==> run G <==
==> flow/design.v <==
module divider(
    input logic [15:0]  dividend,
    output logic [15:0] quotient,
    output logic [15:0] remainder
);
    localparam logic[15:0] MAGIC = 16'h000047AF;
    logic [31:0]           temp;
    logic [31:0]           q;
    logic [15:0]           diff, t;
    assign temp = MAGIC * dividend[14:0];
    assign q = temp[31:16];
    assign diff = (dividend[14:0] - q) >> 1;
    assign t = diff + q;
    assign quotient = t >> 6;
    assign remainder[14:0] = dividend[14:0] - ((quotient << 6) + (quotient << 5) + (quotient << 2));
    assign remainder[15] = dividend[15];
endmodule
module input_circuit(
    input logic clk,
    input logic rst_n,
    input logic init_i,
    input logic stop_i,
    input logic [15:0] data_i,
    input logic valid_1,
    output logic ready_1,
    output logic [15:0] data_o,
    output logic valid_2,
    input  logic ready_2,
    output logic[15:0] total_num_turns_o
);
    logic[15:0] skid_buffer;
    logic       skid_buffer_empty;
    logic       r_init;
    logic       t1_done, t2_done;
    assign t1_done = ready_1 && valid_1;
    assign t2_done = ready_2 && valid_2;
    always_ff @(posedge clk) begin
        if(!rst_n) begin
            ready_1 <= 0;
        end
        else begin
            if(r_init)
              ready_1 <= !t1_done;
            else begin
                if(!stop_i) begin
                    if(skid_buffer_empty) begin
                        if((!valid_2) || t2_done)
                          ready_1 <= 1;
                        else ready_1 <= 0;
                    end else ready_1 <= 0;
                end
                else
                    ready_1 <= 0;
            end
        end
    end
    always_ff @(posedge clk) begin
        if(!rst_n) begin
            valid_2 <= 0;
        end
        else begin
            if(r_init)
              valid_2 <= 0;
            else begin
                if(t2_done) begin
                    if(skid_buffer_empty) begin
                        if(t1_done) begin
                            data_o <= data_i;
                            valid_2 <= 1;
                        end
                        else begin
                            valid_2 <= 0;
                        end
                    end
                    else begin
                        data_o <= skid_buffer;
                        valid_2 <= 1;
                    end
                end
                else if(!valid_2) begin
                    if(t1_done) begin
                        data_o <= data_i;
                        valid_2 <= 1;
                    end
                end
            end
        end
    end
    always_ff @(posedge clk) begin
        if(!rst_n) begin
            r_init <= 0;
            skid_buffer_empty <= 1;
        end
        else begin
            if(r_init) begin
                if(t1_done) begin
                    r_init <= 0;
                    total_num_turns_o <= data_i;
                end
            end
            else begin
                if(init_i)
                    r_init <= 1;
                if(t1_done && valid_2 && !t2_done) begin
                    skid_buffer <= data_i;
                    skid_buffer_empty <= 0;
                end
                else if(!t1_done && t2_done && !skid_buffer_empty) begin
                    skid_buffer_empty <= 1;
                end
            end
        end
    end
endmodule
module dial_solver(
        input logic [15:0] val,
        input logic        valid_i,
        input logic        clk,
        input logic        rst_n,
        input logic [15:0] full_turns,
        output logic       ready,
        output logic       valid,
        output logic [31:0] password
);
    logic signed[31:0] dial;
    logic signed[31:0] old_dial;
    logic [15:0] rval;
    typedef enum logic {
        LEFT = 0,
        RIGHT = 1
    } turn_t;
    typedef enum logic[2:0]{
        IDLE,
        READY,
        CHECK_TURN,
        R_END,
        L_END
    }state_t;
    logic turn;
    state_t state;
    assign turn = rval[15];
    always_ff @(posedge clk) begin
        if(!rst_n) begin
            ready <= 0;
            password <= 0;
            dial <= 50;
            state <= IDLE;
        end
        else begin
            unique case(state)
                IDLE: begin
                    ready <= 1;
                    state <= READY;
                end
                READY: begin
                    if(valid_i) begin
                      old_dial <= dial;
                      password <= password + full_turns;
                      rval <= val;
                      state <= CHECK_TURN;
                      ready <= 0;
                    end
                end
                CHECK_TURN: begin
                    if(turn == RIGHT) begin
                      dial <= dial + rval[14:0];
                      state <= R_END;
                    end
                    else begin
                      dial <= dial - rval[14:0];
                      state <= L_END;
                    end
                end
                R_END: begin
                    if(dial > 99) begin
                        dial <= dial - 100;
                        password <= password + 1;
                    end
                    state <= READY;
                    ready <= 1;
                end
                L_END: begin
                    if(dial < 0) begin
                      dial <= dial + 100;
                    end
                    if((dial < 0 || dial == 0) && old_dial != 0)
                        password <= password + 1;
                    state <= READY;
                    ready <= 1;
                end
            endcase
        end
    end
endmodule
module top(input logic [15:0]  data_i,
           input logic         valid_i,
           input logic         clk,
           input logic         rst_n,
           output logic        ready_o,
           output logic valid_o,
           output logic [31:0] password_o);
    logic [15:0] dividend;
    logic [15:0] quotient;
    logic [15:0] remainder;
    logic        init;
    logic        stop;
    logic [31:0] turns;
    logic        ready1;
    logic        valid2, ready2;
    logic        valid3;
    logic [15:0] cnt;
    logic [15:0] total_num_turns;
    typedef enum logic[2:0] {
        IDLE,
        CHECK_TOTAL_CNT,
        ACTIVE,
        WAIT1,
        WAIT2,
        DONE
    }state_t;
    state_t state;
    always_ff @(posedge clk) begin
        if(!rst_n) begin
            state <= IDLE;
            valid_o <= 0;
            init <= 1;
            stop <= 1;
            cnt <= 0;
        end
        else begin
            unique case(state)
                IDLE: begin
                    if(valid_i && ready_o) begin
                        init <= 0;
                        state <= CHECK_TOTAL_CNT;
                    end
                end
                CHECK_TOTAL_CNT: begin
                    if(cnt == total_num_turns) begin
                        state <= DONE;
                    end
                    else begin
                        state <= ACTIVE;
                        stop <= 0;
                        init <= 0;
                    end
                end
                ACTIVE:begin
                    if(ready_o && valid_i) begin
                        cnt <= cnt + 1;
                        if(cnt + 1 == total_num_turns) begin
                            state <= WAIT1;
                            stop <= 1;
                        end
                    end
                end
                WAIT1: begin
                    state <= WAIT2;
                end
                WAIT2: begin
                    if(ready2 && !valid2) begin
                        valid_o <= 1;
                        state <= DONE;
                    end
                end
                DONE:begin
                    valid_o <= 0;
                    stop <= 1;
                    init <= 1;
                    state <= IDLE;
                end
            endcase
        end
    end
    input_circuit ic (
        .clk (clk),
        .rst_n (rst_n),
        .data_i (data_i),
        .valid_1 (valid_i),
        .ready_1 (ready_o),
        .data_o (dividend),
        .valid_2 (valid2),
        .ready_2 (ready2),
        .total_num_turns_o (total_num_turns),
        .init_i (init),
        .stop_i (stop));
    divider d(.dividend (dividend),
              .quotient (quotient),
              .remainder (remainder));
    dial_solver ds(.val (remainder),
                  .valid_i (valid2),
                  .clk (clk),
                  .rst_n (rst_n),
                  .ready (ready2),
                  .valid (valid_3),
                  .password (password_o),
                  .full_turns (quotient));
endmodule
==> flow/run.sh <==
#!/bin/bash
# the make line also repeats each setting of config.mk as NAME=value (left out here)
make -C /OpenROAD-flow-scripts/flow DESIGN_CONFIG=/design/flow/config.mk WORK_HOME=/design/flow/orfs CLKGATE_MAP_FILE= finish
==> flow/config.mk <==
export PLATFORM = sky130hd
export DESIGN_NAME = top
export DESIGN_NICKNAME = top
export VERILOG_FILES = /design/flow/design.v
export SDC_FILE = /design/flow/constraint.sdc
export NUM_CORES = 4
export LEC_CHECK = 0
export CAP_MARGIN = 5
export CORE_MARGIN = 9
export CORE_UTILIZATION = 46
export CTS_CLUSTER_DIAMETER = 278
export CTS_CLUSTER_SIZE = 77
export MAX_ROUTING_LAYER = met4
export PLACE_DENSITY_LB_ADDON = 0.15
export SLEW_MARGIN = 40
export TNS_END_PERCENT = 25
==> flow/constraint.sdc <==
create_clock -name core_clock -period 16.1 [get_ports {clk}]
set_input_delay 3.2200 -clock core_clock [delete_from_list [all_inputs] [get_ports {clk}]]
set_output_delay 3.2200 -clock core_clock [all_outputs]
set_load 0.01 [all_outputs]
==> run A (differences from run G) <==
- CAP_MARGIN: 5 -> 20
- CORE_MARGIN: 9 -> 2
- CORE_UTILIZATION: 46 -> 67
- CTS_CLUSTER_SIZE: 77 -> 11
- MAX_ROUTING_LAYER: met4 -> met5
- PLACE_DENSITY: unset -> 0.95
- PLACE_DENSITY_LB_ADDON: 0.15 -> unset
- SLEW_MARGIN: 40 -> 20
- TNS_END_PERCENT: 25 -> 100
==> flow/constraint.sdc (replaced) <==
create_clock -name core_clock -period 8.22 [get_ports {clk}]
set_input_delay 1.6440 -clock core_clock [delete_from_list [all_inputs] [get_ports {clk}]]
set_output_delay 1.6440 -clock core_clock [all_outputs]
set_load 0.01 [all_outputs]
==> run Z (differences from run G) <==
- CAP_MARGIN: 5 -> 20
- CORE_MARGIN: 9 -> 2
- CORE_UTILIZATION: 46 -> 62
- CTS_CLUSTER_SIZE: 77 -> 37
- MAX_ROUTING_LAYER: met4 -> met5
- PLACE_DENSITY_LB_ADDON: 0.15 -> 0.05
- TNS_END_PERCENT: 25 -> 75
==> flow/constraint.sdc (replaced) <==
create_clock -name core_clock -period 8.22 [get_ports {clk}]
set_input_delay 1.6440 -clock core_clock [delete_from_list [all_inputs] [get_ports {clk}]]
set_output_delay 1.6440 -clock core_clock [all_outputs]
set_load 0.01 [all_outputs]
==> run X (differences from run G) <==
- CORE_MARGIN: 9 -> 2
- CTS_CLUSTER_SIZE: 77 -> 11
- PLACE_DENSITY: unset -> 0.57
- PLACE_DENSITY_LB_ADDON: 0.15 -> unset
- SLEW_MARGIN: 40 -> 30
- TNS_END_PERCENT: 25 -> 95
==> qor summary <==
item                                                                                        run X           run A                     run Z                      run G
Max frequency                                                                         0.07331 GHz               -               0.08429 GHz                0.07279 GHz
Flip-flops                                                                                    195               -                       195                        195
GP Congestion                                                                              0.8814          0.9728                    0.8962                     0.9014
DR WL met3                                                                               1.039 mm               -                  2.036 mm                   1.041 mm
Width of the die                                                                         202.6 um        168.6 um                  175.1 um                   216.6 um
Result of the run                                                        timing/DRC/antenna clean  did not finish  finished with violations   timing/DRC/antenna clean
Last stage reached                                                                              -  global routing                         -                          -
Reasons for failing layout checks                                                               -               -              setup timing                          -
Data required time of the worst path                                                     16310 ps               -                   8410 ps                   16290 ps
Pin slew with the least headroom to its limit                                            884.1 ps               -                  762.5 ps                   821.1 ps
Clock-pin slew of the registers on the worst-case setup and hold paths                      80 ps               -                     90 ps                      80 ps
Core area                                                                               38830 um2       26800 um2                 28780 um2                  38830 um2
Worst path setup slack after routing                                                      2460 ps               -                  -3643 ps                    2362 ps
Hold Crit Class                                                                        reg -> reg               -                reg -> reg                 reg -> reg
Layout Cells excl Fill                                                                       2576               -                      2736                       2576
Number of clock buffer instances in the layout                                                 18               -                        18                         18
Largest cell class                                                                    logic gates               -               logic gates                logic gates
Slowest cell on crit path                                               sky130_fd_sc_hd__edfxtp_1               -     sky130_fd_sc_hd__fa_2  sky130_fd_sc_hd__edfxtp_1
Min-Delay Endpoint                                                                       state[1]               -                  state[1]                ds.rval[15]
Non-clock buffers, area share                                                              3.229%               -                    12.82%                     3.232%
Crit Reg-Reg Endpoint                                                                 ds.rval[14]               -               ds.rval[14]                ds.rval[14]
Number of cells on the worst hold path                                                          2               -                         2                          0
Floorplan die height                                                                     202.6 um        168.6 um                  175.1 um                   216.6 um
Metal-1 WL                                                                               21.49 mm               -                  20.96 mm                   21.02 mm
Setup Viol. Count Final                                                                         0               -                        45                          0
Total count of hold-check failures in the final report                                          0               -                         0                          0
